==> flow/design.v (excerpt) <==
module brain_m(clk, rst, distance, mode, start, E, color, OE, shape);
Settings: LEC_CHECK=0, ABC_AREA=0, CAP_MARGIN=20, CELL_PAD_IN_SITES_GLOBAL_PLACEMENT=0, CORE_MARGIN=2, CORE_UTILIZATION=72, CTS_CLUSTER_DIAMETER=54, HOLD_SLACK_MARGIN=0.28, PLACE_DENSITY=0.95, SETUP_SLACK_MARGIN=1.3, SLEW_MARGIN=25; clock period 5.26 ns.
run.sh (not shown) runs the stock make flow with config.mk's settings and CLKGATE_MAP_FILE=.
The first run ended with an error in global routing.
Next try:
- ABC_AREA: 0 -> unset
- CELL_PAD_IN_SITES_GLOBAL_PLACEMENT: 0 -> unset
- CTS_CLUSTER_DIAMETER: 54 -> unset
- HOLD_SLACK_MARGIN: 0.28 -> unset
- PLACE_DENSITY: 0.95 -> unset
- SETUP_SLACK_MARGIN: 1.3 -> -0.24
- SLEW_MARGIN: 25 -> 20
- clock period: 5.26 -> 3.7 ns (I/O delays scaled with it)
The changed run finished but fails on setup timing.
Die size does not change.
Area after synthesis is unchanged.
Synthesized cell count is unchanged.
Next try:
- CORE_UTILIZATION: 72 -> 40
- PLACE_DENSITY: unset -> 0.6
- SETUP_SLACK_MARGIN: -0.24 -> unset
- clock period: 3.7 -> 10.0 ns (I/O delays scaled with it)
What happened: This time the run completed with no timing, DRC or antenna violations. Sequential cell count stays the same. Hold slack is better by 0.031 ns. Cell area stays flat. Utilization shrinks by 36 points. Synthesized area stays the same. Worst setup slack is better by 3.8 ns. Non-clock buffer count shrinks by 238. Power shrinks by 62%. Register-to-register slack is better by 4.6 ns.
Next try:
- CORE_UTILIZATION: 40 -> 64
- PLACE_DENSITY: 0.6 -> unset
- clock period: 10.0 -> 4.84 ns (I/O delays scaled with it)
=> Non-clock buffer count rises by 64; die size falls by 37%; hold slack gains 0.023 ns; via count rises by about 0.9%; design area falls by about 1.3%; setup slack loses 3.3 ns; power rises by 100%; flip-flop count stays the same; routed wire length falls by 1.5%.
Next try:
- CORE_UTILIZATION: 64 -> 72
- PLACE_DENSITY_LB_ADDON: unset -> 0.01
- clock period: 4.84 -> 4.02 ns (I/O delays scaled with it)
Effect: The new run finished but failed the layout checks on setup timing. Clock power increases by 13%. Area after synthesis does not change. Register-to-register slack loses 0.63 ns. Hold slack loses 0.12 ns. Die size decreases by 11%. Power increases by 18%. Wire length increases by 5.8%. Flip-flop count does not change.
Next try:
- CORE_UTILIZATION: 72 -> 40
- PLACE_DENSITY: unset -> 0.6
- PLACE_DENSITY_LB_ADDON: 0.01 -> unset
- SETUP_SLACK_MARGIN: unset -> 1.66
- clock period: 4.02 -> 6.6 ns (I/O delays scaled with it)
The changed run went through all stages and came out clean.
Routed wire length shrinks by 3.2%.
Utilization drops by 36 points.
Clock skew grows by 0.037 ns.
Setup slack improves by 1.9 ns.
Total power is lower by 37%.
Worst hold slack gains 0.081 ns.
Count of clock-buffer cells in the layout increases by 58.
Final area goes up by 1.0%.

Starting RTL as in the previous note.
Settings: LEC_CHECK=0, ABC_AREA=1, CAP_MARGIN=20, CELL_PAD_IN_SITES_DETAIL_PLACEMENT=2, CELL_PAD_IN_SITES_GLOBAL_PLACEMENT=3, CORE_MARGIN=3, CORE_UTILIZATION=55, CTS_CLUSTER_DIAMETER=54, GPL_ROUTABILITY_DRIVEN=0, GPL_TIMING_DRIVEN=0, MAX_ROUTING_LAYER=met4, MIN_ROUTING_LAYER=met2, SETUP_SLACK_MARGIN=0.06, SLEW_MARGIN=25; clock period 4.41 ns.
The baseline ended with an error in global placement without I/O (GPL-0301).
Then changed:
==> flow/config.mk (replaced) <==
export PLATFORM = sky130hd
export DESIGN_NAME = brain_m
export DESIGN_NICKNAME = brain_m
export VERILOG_FILES = /design/flow/design.v
export SDC_FILE = /design/flow/constraint.sdc
export NUM_CORES = 4
export LEC_CHECK = 0
export ABC_AREA = 1
export CAP_MARGIN = 20
export CELL_PAD_IN_SITES_GLOBAL_PLACEMENT = 2
export CORE_MARGIN = 2
export CORE_UTILIZATION = 26
export CTS_CLUSTER_DIAMETER = 54
export HOLD_SLACK_MARGIN = 0.28
export MAX_ROUTING_LAYER = met4
export SETUP_SLACK_MARGIN = 0.06
export SLEW_MARGIN = 25
==> flow/constraint.sdc (replaced) <==
create_clock -name core_clock -period 5.54 [get_ports {clk}]
set_input_delay 1.1080 -clock core_clock [delete_from_list [all_inputs] [get_ports {clk}]]
set_output_delay 1.1080 -clock core_clock [all_outputs]
set_load 0.01 [all_outputs]
Outcome: The new run finished clean; die size goes up by well over a third; synthesized cell count stays the same; synthesized area does not change.
Then changed:
==> flow/config.mk (replaced) <==
export PLATFORM = sky130hd
export DESIGN_NAME = brain_m
export DESIGN_NICKNAME = brain_m
export VERILOG_FILES = /design/flow/design.v
export SDC_FILE = /design/flow/constraint.sdc
export NUM_CORES = 4
export LEC_CHECK = 0
export CAP_MARGIN = 20
export CORE_MARGIN = 2
export CORE_UTILIZATION = 34
export PLACE_DENSITY = 0.6
export SLEW_MARGIN = 20
==> flow/constraint.sdc (replaced) <==
create_clock -name core_clock -period 6.6 [get_ports {clk}]
set_input_delay 1.3200 -clock core_clock [delete_from_list [all_inputs] [get_ports {clk}]]
set_output_delay 1.3200 -clock core_clock [all_outputs]
set_load 0.01 [all_outputs]
After rerunning:
- final area falls by 5.6%
- count of clock-buffer cells in the layout came out lower by 78
- setup slack is better by 0.68 ns
- routed wire length fell by 24%
- power went down by 26%
- global-route usage shrinks by 0.50 points
- core utilization is higher by 7.5 points
- critical path depth decreases by 2
- clock skew came out higher by 0.021 ns
- sequential power went down by 16%

== JK ==
brain_m again, from the RTL that the note above started with.
// brain_m
module brain_m(clk, rst, distance, mode, start, E, color, OE, shape);
	input clk, rst, mode, start, E;
	input [6:0] distance;
	output color, OE;
	output [4:0] shape;
	wire [99:0] W1;
	wire W2, W3, W8, W13, W14, 
		  W15, W16, W17, W18, W19, 
		  W20, W21, W22, W23, W24, 
		  W25, W26, W27, W28, W29, 
		  W30, W31;
	wire [6:0] W4, W5;
	wire [11:0] W6, W51, W52, W53, 
					W54, W55, W56, W57, 
					W58, W59, W60, W61, 
					W62, W63, W64, W65, 
					W66, W67, W68, W69, 
					W11, W12;
	wire [4:0] W7, W32, W33, W34, W35, 
				  W36, W37, W38, W39, W40, 
				  W41, W42, W43, W44, W45, 
				  W46, W47, W48, W49, W50, 
				  W9, W10;
	sensory_neuron s1(clk, rst, distance, 7'b0000010, start, W1[0]);
	sensory_neuron s2(clk, rst, distance, 7'b0000011, start, W1[1]);
	sensory_neuron s3(clk, rst, distance, 7'b0000100, start, W1[2]);
	sensory_neuron s4(clk, rst, distance, 7'b0000101, start, W1[3]);
	sensory_neuron s5(clk, rst, distance, 7'b0000110, start, W1[4]);
	sensory_neuron s6(clk, rst, distance, 7'b0000111, start, W1[5]);
	sensory_neuron s7(clk, rst, distance, 7'b0001000, start, W1[6]);
	sensory_neuron s8(clk, rst, distance, 7'b0001001, start, W1[7]);
	sensory_neuron s9(clk, rst, distance, 7'b0001010, start, W1[8]);
	sensory_neuron s10(clk, rst, distance, 7'b0001011, start, W1[9]);
	sensory_neuron s11(clk, rst, distance, 7'b0001100, start, W1[10]);
	sensory_neuron s12(clk, rst, distance, 7'b0001101, start, W1[11]);
  ...
Settings: LEC_CHECK=0, CAP_MARGIN=15, CELL_PAD_IN_SITES_GLOBAL_PLACEMENT=0, CORE_MARGIN=2, CORE_UTILIZATION=72, CTS_CLUSTER_DIAMETER=353, CTS_CLUSTER_SIZE=24, HOLD_SLACK_MARGIN=0.28, PLACE_DENSITY_LB_ADDON=0.01, SETUP_SLACK_MARGIN=-0.15, SLEW_MARGIN=25; clock period 3.67 ns.
Complete run, failing final checks: JK, reason negative setup slack.
Changes in MS relative to JK:
Settings: swapping -0.15 for -0.12 in SETUP_SLACK_MARGIN; clearing CTS_CLUSTER_SIZE, which used to be 24; clearing HOLD_SLACK_MARGIN, which used to be 0.28; swapping 353 for 390 in CTS_CLUSTER_DIAMETER; swapping 0.01 for 0.0 in PLACE_DENSITY_LB_ADDON; putting TNS_END_PERCENT at 5 where nothing was set; swapping 3.67 for 3.71 in the clock period (ns, I/O delays scaled along).
### Flow results
The flow completed for MS, but it is not clean: the layout still shows negative setup slack. What MS reported for power has to be multiplied by 0.804 to get the figure for JK. Compared to JK, MS has final worst-path cycle share 2.9 points higher. The lower global placement routability congestion came out of MS. MS vs JK: design area up in MS. Post-layout net count for MS is higher than for JK. From JK to MS the numbers moved as follows: combinational share of power shows a reduction of 1.4 points; setup slack after layout saw a decrease; total power density per cell area saw an increase; cell area after placement level; hold slack -0.061 ns.
### MS -> AL
Settings: SETUP_SLACK_MARGIN changed from -0.12 to 1.3; HOLD_SLACK_MARGIN newly set to 0.28; CAP_MARGIN changed from 15 to 20; CTS_CLUSTER_DIAMETER changed from 390 to 54; TNS_END_PERCENT removed (was 5); the clock period (ns, I/O delays scaled along) changed from 3.71 to 4.42.
Notes after the runs:
- AL finished every stage; the final checks, however, were not passed, the failures being max-capacitance violations, max-slew violations.
- Diff MS and AL: number of buffers inserted by post-CTS setup repair higher in AL
- Across both runs, total vias in the final route was higher for AL than for MS.
- Cell area of AL exceeds that of MS slightly.
- Status: part of the total power dissipated in combinational logic parity (MS, AL)
- Compared with MS, in AL total power has decreased, final number of max-transition violations has increased.
Power figures rest on the tool's default switching activity, not on a simulated workload.
